// pe_tile_new_unq1
module pe_tile_new_unq1 (
clk,
config_addr,
config_data,
out_BUS16_S0_T0,
in_BUS16_S0_T0,
out_BUS16_S0_T1,
in_BUS16_S0_T1,
out_BUS16_S0_T2,
in_BUS16_S0_T2,
out_BUS16_S0_T3,
in_BUS16_S0_T3,
out_BUS16_S0_T4,
in_BUS16_S0_T4,
out_BUS16_S1_T0,
in_BUS16_S1_T0,
out_BUS16_S1_T1,
in_BUS16_S1_T1,
out_BUS16_S1_T2,
in_BUS16_S1_T2,
out_BUS16_S1_T3,
in_BUS16_S1_T3,
out_BUS16_S1_T4,
in_BUS16_S1_T4,
out_BUS16_S2_T0,
in_BUS16_S2_T0,
out_BUS16_S2_T1,
in_BUS16_S2_T1,
out_BUS16_S2_T2,
in_BUS16_S2_T2,
out_BUS16_S2_T3,
in_BUS16_S2_T3,
out_BUS16_S2_T4,
in_BUS16_S2_T4,
out_BUS16_S3_T0,
in_BUS16_S3_T0,
out_BUS16_S3_T1,
in_BUS16_S3_T1,
out_BUS16_S3_T2,
in_BUS16_S3_T2,
out_BUS16_S3_T3,
in_BUS16_S3_T3,
out_BUS16_S3_T4,
in_BUS16_S3_T4,
out_BUS1_S0_T0,
in_BUS1_S0_T0,
out_BUS1_S0_T1,
in_BUS1_S0_T1,
out_BUS1_S0_T2,
in_BUS1_S0_T2,
out_BUS1_S0_T3,
in_BUS1_S0_T3,
out_BUS1_S0_T4,
in_BUS1_S0_T4,
out_BUS1_S1_T0,
in_BUS1_S1_T0,
out_BUS1_S1_T1,
in_BUS1_S1_T1,
out_BUS1_S1_T2,
in_BUS1_S1_T2,
out_BUS1_S1_T3,
in_BUS1_S1_T3,
out_BUS1_S1_T4,
in_BUS1_S1_T4,
out_BUS1_S2_T0,
in_BUS1_S2_T0,
out_BUS1_S2_T1,
in_BUS1_S2_T1,
out_BUS1_S2_T2,
in_BUS1_S2_T2,
out_BUS1_S2_T3,
in_BUS1_S2_T3,
out_BUS1_S2_T4,
in_BUS1_S2_T4,
out_BUS1_S3_T0,
in_BUS1_S3_T0,
out_BUS1_S3_T1,
in_BUS1_S3_T1,
out_BUS1_S3_T2,
in_BUS1_S3_T2,
out_BUS1_S3_T3,
in_BUS1_S3_T3,
out_BUS1_S3_T4,
in_BUS1_S3_T4,
reset,
tile_id
);
For scale: about 6400 cells after synthesis, roughly 760 I/O pins, about 51000 sq um of cells after synthesis.
clock: 20.0 ns
lec_check: 0
cap_margin: 20
core_margin: 2
core_utilization: 40
cts_cluster_size: 82
gpl_timing_driven: 0
hold_slack_margin: -0.07
slew_margin: 25
run.sh (not shown) runs the stock make flow with config.mk's settings and CLKGATE_MAP_FILE=.
The first run finished but failed the layout checks on setup timing.
Rerun with:
==> flow/config.mk (replaced) <==
export PLATFORM = sky130hd
export DESIGN_NAME = pe_tile_new_unq1
export DESIGN_NICKNAME = pe_tile_new_unq1
export VERILOG_FILES = /design/flow/design.v
export SDC_FILE = /design/flow/constraint.sdc
export NUM_CORES = 4
export LEC_CHECK = 0
export ABC_AREA = 0
export CAP_MARGIN = 40
export CELL_PAD_IN_SITES_GLOBAL_PLACEMENT = 1
export CORE_ASPECT_RATIO = 0.86
export CORE_MARGIN = 4
export CORE_UTILIZATION = 49
export CTS_CLUSTER_DIAMETER = 244
export CTS_CLUSTER_SIZE = 46
export GPL_TIMING_DRIVEN = 0
export HOLD_SLACK_MARGIN = -0.07
export MAX_ROUTING_LAYER = met5
export MIN_ROUTING_LAYER = met2
export SLEW_MARGIN = 40
Outcome:
- This time the run ended with an error in global routing (5_1_grt)
- die area goes down by 16%
- area after synthesis does not change
- synthesized cell count stays the same
Rerun with:
==> flow/config.mk (replaced) <==
export PLATFORM = sky130hd
export DESIGN_NAME = pe_tile_new_unq1
export DESIGN_NICKNAME = pe_tile_new_unq1
export VERILOG_FILES = /design/flow/design.v
export SDC_FILE = /design/flow/constraint.sdc
export NUM_CORES = 4
export LEC_CHECK = 0
export ABC_AREA = 1
export CAP_MARGIN = 0
export CELL_PAD_IN_SITES_GLOBAL_PLACEMENT = 3
export CORE_ASPECT_RATIO = 0.54
export CORE_MARGIN = 2
export CORE_UTILIZATION = 48
export CTS_CLUSTER_SIZE = 82
export GPL_TIMING_DRIVEN = 0
export HOLD_SLACK_MARGIN = -0.07
export MAX_ROUTING_LAYER = met4
export SLEW_MARGIN = 25
The changed run stopped in global placement without I/O (3_1_place_gp_skip_io).
Synthesized area shrinks by about 3%.
Die size goes down by 3.1%.
Synthesized cell count went up by about 20%.
Rerun with:
==> flow/config.mk (replaced) <==
export PLATFORM = sky130hd
export DESIGN_NAME = pe_tile_new_unq1
export DESIGN_NICKNAME = pe_tile_new_unq1
export VERILOG_FILES = /design/flow/design.v
export SDC_FILE = /design/flow/constraint.sdc
export NUM_CORES = 4
export LEC_CHECK = 0
export CAP_MARGIN = 20
export CORE_MARGIN = 2
export CORE_UTILIZATION = 31
export SLEW_MARGIN = 20
==> flow/constraint.sdc (replaced) <==
create_clock -name core_clock -period 24.9 [get_ports {clk}]
set_input_delay 4.9800 -clock core_clock [delete_from_list [all_inputs] [get_ports {clk}]]
set_output_delay 4.9800 -clock core_clock [all_outputs]
set_load 0.01 [all_outputs]
This time the run passed the timing, design-rule and antenna checks.
Synthesized area went up by a few percent.
Synthesized cell count came out lower by about a fifth.
Die area goes up by well over a third.
Rerun with:
--- a/flow/config.mk
+++ b/flow/config.mk
@@ -8,4 +8,5 @@
 export CAP_MARGIN = 20
 export CORE_MARGIN = 2
-export CORE_UTILIZATION = 31
+export CORE_UTILIZATION = 40
+export SETUP_SLACK_MARGIN = 0.03
 export SLEW_MARGIN = 20
==> flow/constraint.sdc (replaced) <==
create_clock -name core_clock -period 19.0 [get_ports {clk}]
set_input_delay 3.8000 -clock core_clock [delete_from_list [all_inputs] [get_ports {clk}]]
set_output_delay 3.8000 -clock core_clock [all_outputs]
set_load 0.01 [all_outputs]
After rerunning:
- The changed run passed the timing, design-rule and antenna checks
- power rises by 30%
- worst setup slack loses 2.7 ns
- wire length went down by 5.8%
- design area hardly moves
- cell count went down by 5.2%
- sequential power is higher by 31%
- flip-flop count is unchanged
- utilization grows by 11 points
- register-to-register slack degrades by 4.8 ns
- die area is lower by 22%
- via count rises by 0.90%
Rerun with:
--- a/flow/config.mk
+++ b/flow/config.mk
@@ -8,5 +8,4 @@
 export CAP_MARGIN = 20
 export CORE_MARGIN = 2
-export CORE_UTILIZATION = 40
-export SETUP_SLACK_MARGIN = 0.03
+export CORE_UTILIZATION = 58
 export SLEW_MARGIN = 20
==> flow/constraint.sdc (replaced) <==
create_clock -name core_clock -period 10.6 [get_ports {clk}]
set_input_delay 2.1200 -clock core_clock [delete_from_list [all_inputs] [get_ports {clk}]]
set_output_delay 2.1200 -clock core_clock [all_outputs]
set_load 0.01 [all_outputs]
Result: This time the run failed in global routing (5_1_grt) (GRT-0116); area after synthesis does not change; die size is lower by about 30%; synthesized cell count does not change.
No activity file was given, so power comes from the tool's default toggle rates.
